==> inputs of trial 69 <==
==> flow/design.v <==
module cntwithen #(
    parameter BITWIDTH = 4  
) (
    input wire iClk,  
    input wire iRstN,  
    input wire iEn, 
    input wire iClr, 
    output reg [BITWIDTH - 1:0] oCnt
);
    always@(posedge iClk or negedge iRstN) begin
        if(~iRstN) begin
            oCnt <= 0;
        end else begin
            if(iClr) begin
                oCnt <= 0;
            end else begin
                oCnt <= oCnt + iEn;
            end
        end
    end
endmodule
module lsz # (
    parameter BITWIDTH = 4,
    parameter LOGBITWIDTH = $clog2(BITWIDTH)  
) (
    input wire [BITWIDTH - 1: 0] iGrey,  
    output wire [BITWIDTH - 1: 0] oOneHot,  
    output reg [LOGBITWIDTH - 1: 0] lszIdx  
);
    wire [BITWIDTH - 1: 0] tc;  
    genvar i;
    assign tc[0] = ~iGrey[0]; 
    generate 
        for (i = 1; i < BITWIDTH; i = i + 1) begin
            assign tc[i] = tc[i - 1] | ~iGrey[i];
        end
    endgenerate
    genvar j;
    assign oOneHot[0] = tc[0];
    generate 
        for(j = 1; j < BITWIDTH; j = j + 1) begin
            assign oOneHot[j] = tc[j - 1] ^ tc[j];
        end
    endgenerate
    always@(*) begin
        case(oOneHot)
            'd1 : lszIdx = 'd0;
            'd2 : lszIdx = 'd1;
            'd4 : lszIdx = 'd2;
            'd8 : lszIdx = 'd3;
            'd16 : lszIdx = 'd4;
            'd32 : lszIdx = 'd5;
            'd64 : lszIdx = 'd6;
            'd128 : lszIdx = 'd7;
            'd256 : lszIdx = 'd8;
            'd512 : lszIdx = 'd9;
            default : lszIdx = 'd0;
        endcase
    end
endmodule
module sobolrng_core #(
    parameter BITWIDTH = 8
) (
    input wire iClk,  
    input wire iRstN,  
    input wire iEn,
    input wire iClr,
    input wire [BITWIDTH - 1: 0] iOneHot,  
    input wire [BITWIDTH*BITWIDTH - 1: 0] dirVec,
    output reg [BITWIDTH - 1: 0] oRand  
);
    wire [BITWIDTH * BITWIDTH - 1: 0] orVec;
    wire [BITWIDTH - 1: 0] vec;
    assign orVec[BITWIDTH - 1: 0] = iOneHot[0] ? dirVec[BITWIDTH - 1: 0] : 0;
    genvar i;
    generate 
        for(i = 1; i < BITWIDTH; i = i + 1) begin
            assign orVec[(i+1)*BITWIDTH-1:i*BITWIDTH] = orVec[i*BITWIDTH-1:(i-1)*BITWIDTH] | (iOneHot[i] ? dirVec[(i+1)*BITWIDTH-1 : i*BITWIDTH] : 0);
        end
    endgenerate
    assign vec = orVec[BITWIDTH*BITWIDTH - 1: (BITWIDTH-1)*BITWIDTH];
    always@(posedge iClk or negedge iRstN) begin
        if(~iRstN) begin
            oRand <= 0;
        end else begin
            if(iClr) begin
                oRand <= 0;
            end else begin
                if(iEn) begin
                    oRand <= oRand ^ vec;
                end else begin 
                    oRand <= oRand;
                end 
            end 
        end
    end
endmodule
module sobolrng #(
    parameter BITWIDTH = 8
) (
    input wire iClk,  
    input wire iRstN,  
    input wire iEn, 
    input wire iClr, 
    output wire [BITWIDTH - 1: 0] sobolseq
);
    wire [BITWIDTH - 1: 0] cntNum;
    wire [BITWIDTH - 1: 0] oneHot;
    wire [BITWIDTH*BITWIDTH - 1: 0] dirVec;
    cntwithen #(
        .BITWIDTH(BITWIDTH)
    ) u_cntwithen (
        .iClk(iClk),
        .iRstN(iRstN),
        .iEn(iEn),
        .iClr(iClr),
        .oCnt(cntNum)
    );
    lsz #(
        .BITWIDTH(BITWIDTH)
    ) u_lsz (
        .iGrey(cntNum),
        .oOneHot(oneHot),
        .lszIdx()
    );
        assign dirVec[1*BITWIDTH-1 : 0*BITWIDTH] = 'd128;
        assign dirVec[2*BITWIDTH-1 : 1*BITWIDTH] = 'd64;
        assign dirVec[3*BITWIDTH-1 : 2*BITWIDTH] = 'd32;
        assign dirVec[4*BITWIDTH-1 : 3*BITWIDTH] = 'd16;
        assign dirVec[5*BITWIDTH-1 : 4*BITWIDTH] = 'd8;
        assign dirVec[6*BITWIDTH-1 : 5*BITWIDTH] = 'd4;
        assign dirVec[7*BITWIDTH-1 : 6*BITWIDTH] = 'd2;
        assign dirVec[8*BITWIDTH-1 : 7*BITWIDTH] = 'd1;
    sobolrng_core #(
        .BITWIDTH(BITWIDTH)
    ) u_sobolrng_core (
        .iClk(iClk),
        .iRstN(iRstN),
        .iEn(iEn),
        .iClr(iClr),
        .iOneHot(oneHot),
        .dirVec(dirVec),
        .oRand(sobolseq)
    );
endmodule
module parallelcnt (
    input wire iClk,
    input wire iRstN,
    input wire iA,
    input wire iB,
    output wire [1:0] oC
);
    assign oC = iA + iB;
endmodule
module uSADD #(
    parameter BINPUT = 2
) (
    input wire iClk,
    input wire iRstN, 
    input wire iA,
    input wire iB,
    output wire oC
);
    wire [BINPUT-1:0] PCout;
    reg [1:0] acc;
    parallelcnt u_parallelcnt (
        .iClk(iClk),
        .iRstN(iRstN),
        .iA(iA),
        .iB(iB),
        .oC(PCout)
    );
    always@(posedge iClk or negedge iRstN) begin
        if(~iRstN) begin
            acc <= 0;
        end else begin
            acc <= acc[0] + PCout;
        end
    end
    assign oC = acc[1];
endmodule
module uSSUB #(
    parameter BINPUT = 2
) (
    input wire iClk,
    input wire iRstN, 
    input wire iA,
    input wire iB,
    output wire oC
);
    wire [BINPUT-1:0] PCout;
    reg [1:0] acc;
    parallelcnt u_parallelcnt (
        .iClk(iClk),
        .iRstN(iRstN),
        .iA(iA),
        .iB(~iB),
        .oC(PCout)
    );
    always@(posedge iClk or negedge iRstN) begin
        if(~iRstN) begin
            acc <= 0;
        end else begin
            acc <= acc[0] + PCout;
        end
    end
    assign oC = acc[1];
endmodule
module uMUL_bi #(
    parameter BITWIDTH = 8
) (
    input wire iClk,
    input wire iRstN,
    input wire iA,
    input wire [BITWIDTH - 1: 0] iB,
    input wire loadB,
    input wire iClr,
    output reg oMult
);
    reg [BITWIDTH-1:0] iB_buff;  
    wire [BITWIDTH-1:0] sobolseqIn;
    wire [BITWIDTH-1:0] sobolseq;
    wire andTop;
    wire andBot;
    wire iA_inv = ~iA;
    always@(posedge iClk or negedge iRstN) begin
        if(~iRstN) begin
            iB_buff <= 0;
        end else begin
            if(loadB) begin
                iB_buff <= iB;
            end else begin
                iB_buff <= iB_buff;
            end
        end
    end
    sobolrng #(
        .BITWIDTH(BITWIDTH)
    ) u_sobolrngTop (
        .iClk(iClk),
        .iRstN(iRstN),
        .iEn(iA_inv), 
        .iClr(iClr),
        .sobolseq(sobolseqIn)
    );
    sobolrng #(
        .BITWIDTH(BITWIDTH)
    ) u_sobolrngBot (
        .iClk(iClk),
        .iRstN(iRstN),
        .iEn(iA), 
        .iClr(iClr),
        .sobolseq(sobolseq)
    );
    assign andTop = iA_inv & ~(iB_buff > sobolseqIn);
    assign andBot = iA & (iB_buff > sobolseq);
    always@(*) begin
        oMult <= andTop | andBot;
    end
endmodule
module uButterfly #(
    parameter BITWIDTH = 8,
              BINPUT = 2
) (
    input wire iClk,
    input wire iRstN,
    input wire loadW,
    input wire iClr,
    input wire iReal0,
    input wire iImg0,
    input wire iReal1,
    input wire iImg1,
    input wire [BITWIDTH-1:0] iwReal,
    input wire [BITWIDTH-1:0] iwImg,
    output wire oReal0,
    output wire oImg0,
    output wire oReal1,
    output wire oImg1
);
    wire eq_Real1_x_wReal;
    wire eq_Real1_x_wImg;
    wire eq_Img1_x_wReal;
    wire eq_Img1_x_wImg;
    wire scalerReal0;
    wire scalerImg0;
    wire real_eq;
    wire img_eq;
    reg biZero;
    always@(posedge iClk or negedge iRstN) begin
        if(~iRstN) begin 
            biZero <= 0;
        end else begin
            biZero <= ~biZero;
        end
    end
    uMUL_bi #(
        .BITWIDTH(BITWIDTH)
    )u_uMUL_bi_Real1_x_wReal (
        .iClk(iClk),
        .iRstN(iRstN),
        .iA(iReal1),
        .iB(iwReal),
        .loadB(loadW),
        .iClr(iClr),
        .oMult(eq_Real1_x_wReal)
    );
    uMUL_bi #(
        .BITWIDTH(BITWIDTH)
    ) u_uMUL_bi_Real1_x_wImg (
        .iClk(iClk),
        .iRstN(iRstN),
        .iA(iReal1),
        .iB(iwImg),
        .loadB(loadW),
        .iClr(iClr),
        .oMult(eq_Real1_x_wImg)
    );
    uMUL_bi #(
        .BITWIDTH(BITWIDTH)
    ) u_uMUL_bi_Img1_x_wReal (
        .iClk(iClk),
        .iRstN(iRstN),
        .iA(iImg1),
        .iB(iwReal),
        .loadB(loadW),
        .iClr(iClr),
        .oMult(eq_Img1_x_wReal)
    );
    uMUL_bi #(
        .BITWIDTH(BITWIDTH)
    ) u_uMUL_bi_Img1_x_wImg (
        .iClk(iClk),
        .iRstN(iRstN),
        .iA(iImg1),
        .iB(iwImg),
        .loadB(loadW),
        .iClr(iClr),
        .oMult(eq_Img1_x_wImg)
    );
    uSSUB #(
        .BINPUT(BINPUT)
    ) u_uSSUB_realeq (
        .iClk(iClk),
        .iRstN(iRstN),
        .iA(eq_Real1_x_wReal),
        .iB(eq_Img1_x_wImg),
        .oC(real_eq)
    );
    uSADD #(
        .BINPUT(BINPUT)
    ) u_uSADD_imgeq (
        .iClk(iClk),
        .iRstN(iRstN),
        .iA(eq_Real1_x_wImg),
        .iB(eq_Img1_x_wReal),
        .oC(img_eq) 
    );
    uSADD #(
        .BINPUT(BINPUT)
    ) u_uSADD_scalerReal (
        .iClk(iClk),
        .iRstN(iRstN),
        .iA(iReal0),
        .iB(biZero),
        .oC(scalerReal0)
    );
    uSADD #(
        .BINPUT(BINPUT)
    ) uSADD_scalerImg (
        .iClk(iClk),
        .iRstN(iRstN),
        .iA(iImg0),
        .iB(biZero),
        .oC(scalerImg0)
    );
    uSADD #(
        .BINPUT(BINPUT)
    ) u_uSADD_oReal0 (
        .iClk(iClk),
        .iRstN(iRstN),
        .iA(scalerReal0),
        .iB(real_eq),
        .oC(oReal0) 
    );
    uSADD #(
        .BINPUT(BINPUT)
    ) u_uSADD_oImg0 (
        .iClk(iClk),
        .iRstN(iRstN),
        .iA(scalerImg0),
        .iB(img_eq),
        .oC(oImg0) 
    );
    uSSUB #(
        .BINPUT(BINPUT)
    ) u_uSSUB_oReal1 (
        .iClk(iClk),
        .iRstN(iRstN),
        .iA(scalerReal0),
        .iB(real_eq),
        .oC(oReal1) 
    );
    uSSUB #(
        .BINPUT(BINPUT)
    ) u_uSSUB_oImg1 (
        .iClk(iClk),
        .iRstN(iRstN),
        .iA(scalerImg0),
        .iB(img_eq),
        .oC(oImg1) 
    );
endmodule
module uSFFT #(
    parameter BITWIDTH = 8,
    parameter BINPUT = 2
) (
    input wire iClk,
    input wire iRstN,
    input wire loadW,
    input wire iClr,
    input wire iAReal0,
    input wire iAImg0,
    input wire iAReal1,
    input wire iAImg1,
    input wire iBReal0,
    input wire iBImg0,
    input wire iBReal1,
    input wire iBImg1,
    input wire [BITWIDTH-1:0] iwReal,
    input wire [BITWIDTH-1:0] iwImg,
    output wire oCReal0,
    output wire oCImg0,
    output wire oCReal1,
    output wire oCImg1,
    output wire oDReal0,
    output wire oDImg0,
    output wire oDReal1,
    output wire oDImg1
);
    wire mid1_Real0;
    wire mid1_Img0;
    wire mid1_Real1;
    wire mid1_Img1;
    wire mid2_Real0;
    wire mid2_Img0;
    wire mid2_Real1;
    wire mid2_Img1;
    uButterfly #(
        .BITWIDTH(BITWIDTH),
        .BINPUT(BINPUT)
    ) u_uButterfly_in1 (
        .iClk(iClk),
        .iRstN(iRstN),
        .loadW(loadW),
        .iClr(iClr),
        .iReal0(iAReal0),
        .iImg0(iAImg0),
        .iReal1(iAReal1),
        .iImg1(iAImg1),
        .iwReal(iwReal),
        .iwImg(iwImg),
        .oReal0(mid1_Real0),
        .oImg0(mid1_Img0),
        .oReal1(mid1_Real1),
        .oImg1(mid1_Img1)
    );
    uButterfly #(
        .BITWIDTH(BITWIDTH),
        .BINPUT(BINPUT)
    ) u_uButterfly_in2 (
        .iClk(iClk),
        .iRstN(iRstN),
        .loadW(loadW),
        .iClr(iClr),
        .iReal0(iBReal0),
        .iImg0(iBImg0),
        .iReal1(iBReal1),
        .iImg1(iBImg1),
        .iwReal(iwReal),
        .iwImg(iwImg),
        .oReal0(mid2_Real0),
        .oImg0(mid2_Img0),
        .oReal1(mid2_Real1),
        .oImg1(mid2_Img1)
    );
    uButterfly #(
        .BITWIDTH(BITWIDTH),
        .BINPUT(BINPUT)
    ) u_uButterfly_out13 (
        .iClk(iClk),
        .iRstN(iRstN),
        .loadW(loadW),
        .iClr(iClr),
        .iReal0(mid1_Real0),
        .iImg0(mid1_Img0),
        .iReal1(mid2_Real0),
        .iImg1(mid2_Img0),
        .iwReal(iwReal),
        .iwImg(iwImg),
        .oReal0(oCReal0),
        .oImg0(oCImg0),
        .oReal1(oCReal1),
        .oImg1(oCImg1)
    );
    uButterfly #(
        .BITWIDTH(BITWIDTH),
        .BINPUT(BINPUT)
    ) u_uButterfly_out24 (
        .iClk(iClk),
        .iRstN(iRstN),
        .loadW(loadW),
        .iClr(iClr),
        .iReal0(mid1_Real1),
        .iImg0(mid1_Img1),
        .iReal1(mid2_Real1),
        .iImg1(mid2_Img1),
        .iwReal(iwReal),
        .iwImg(iwImg),
        .oReal0(oDReal0),
        .oImg0(oDImg0),
        .oReal1(oDReal1),
        .oImg1(oDImg1)
    );
endmodule
==> flow/run.sh <==
#!/bin/bash
# the make line also repeats each setting of config.mk as NAME=value (left out here)
make -C /OpenROAD-flow-scripts/flow DESIGN_CONFIG=/design/flow/config.mk WORK_HOME=/design/flow/orfs CLKGATE_MAP_FILE= finish
==> flow/config.mk <==
export PLATFORM = sky130hd
export DESIGN_NAME = uSFFT
export DESIGN_NICKNAME = uSFFT
export VERILOG_FILES = /design/flow/design.v
export SDC_FILE = /design/flow/constraint.sdc
export NUM_CORES = 4
export LEC_CHECK = 0
export CAP_MARGIN = 30
export CORE_MARGIN = 2
export CORE_UTILIZATION = 53
export CTS_CLUSTER_SIZE = 93
export PLACE_DENSITY = 0.55
export SLEW_MARGIN = 20
export TNS_END_PERCENT = 60
==> flow/constraint.sdc <==
create_clock -name core_clock -period 4.0 [get_ports {iClk}]
set_input_delay 0.8000 -clock core_clock [delete_from_list [all_inputs] [get_ports {iClk}]]
set_output_delay 0.8000 -clock core_clock [all_outputs]
set_load 0.01 [all_outputs]
==> build 71 (differences from trial 69) <==
==> flow/config.mk (replaced) <==
export PLATFORM = sky130hd
export DESIGN_NAME = uSFFT
export DESIGN_NICKNAME = uSFFT
export VERILOG_FILES = /design/flow/design.v
export SDC_FILE = /design/flow/constraint.sdc
export NUM_CORES = 4
export LEC_CHECK = 0
export CAP_MARGIN = 20
export CORE_MARGIN = 2
export CORE_UTILIZATION = 72
export CTS_CLUSTER_SIZE = 80
export PLACE_DENSITY = 0.35
export SETUP_SLACK_MARGIN = -0.16
export SLEW_MARGIN = 20
==> flow/constraint.sdc (replaced) <==
create_clock -name core_clock -period 2.28 [get_ports {iClk}]
set_input_delay 0.4560 -clock core_clock [delete_from_list [all_inputs] [get_ports {iClk}]]
set_output_delay 0.4560 -clock core_clock [all_outputs]
set_load 0.01 [all_outputs]
==> comparison table <==
item                                                                                            build 71        trial 69
Run status                                                                               failed layout checks  finished clean
Reasons for failing layout checks                                                           setup timing               -
Post-detailed-placement half-perimeter wirelength                                                52.4 mm         48.5 mm
Total wire length                                                                                78.1 mm         71.4 mm
Critical Path AT                                                                                 3.12 ns         3.53 ns
Wire length the detailed router placed on met1                                                   30.4 mm         33.2 mm
Final standard cell utilization of the core                                                        0.860           0.601
Worst Tran Pin Value                                                                            0.538 ns        0.929 ns
Clock transition at the register clock pins on the worst setup and hold paths after CTS          0.07 ns         0.06 ns
First-pass detailed-route iteration total                                                              8               5
Number of design-rule violations left by the first detailed-router iteration                        1945            1195
Total area of sequential cells                                                                 14900 um2       14900 um2
Effective utilization at floorplan                                                                 0.731           0.537
Reg2Reg Depth                                                                                          8               7
Met2 global-route usage                                                                            0.590           0.398
Power Density                                                                                 797 nW/um2      469 nW/um2
Gate Area                                                                                      17100 um2       16200 um2
Total vias in the final route                                                                      25000           23100
RSZ-0062 raised after global routing                                                                 yes              no
Average via count per standard cell                                                                 6.14            5.59
Power figures rest on the tool's default switching activity, not on a simulated workload.
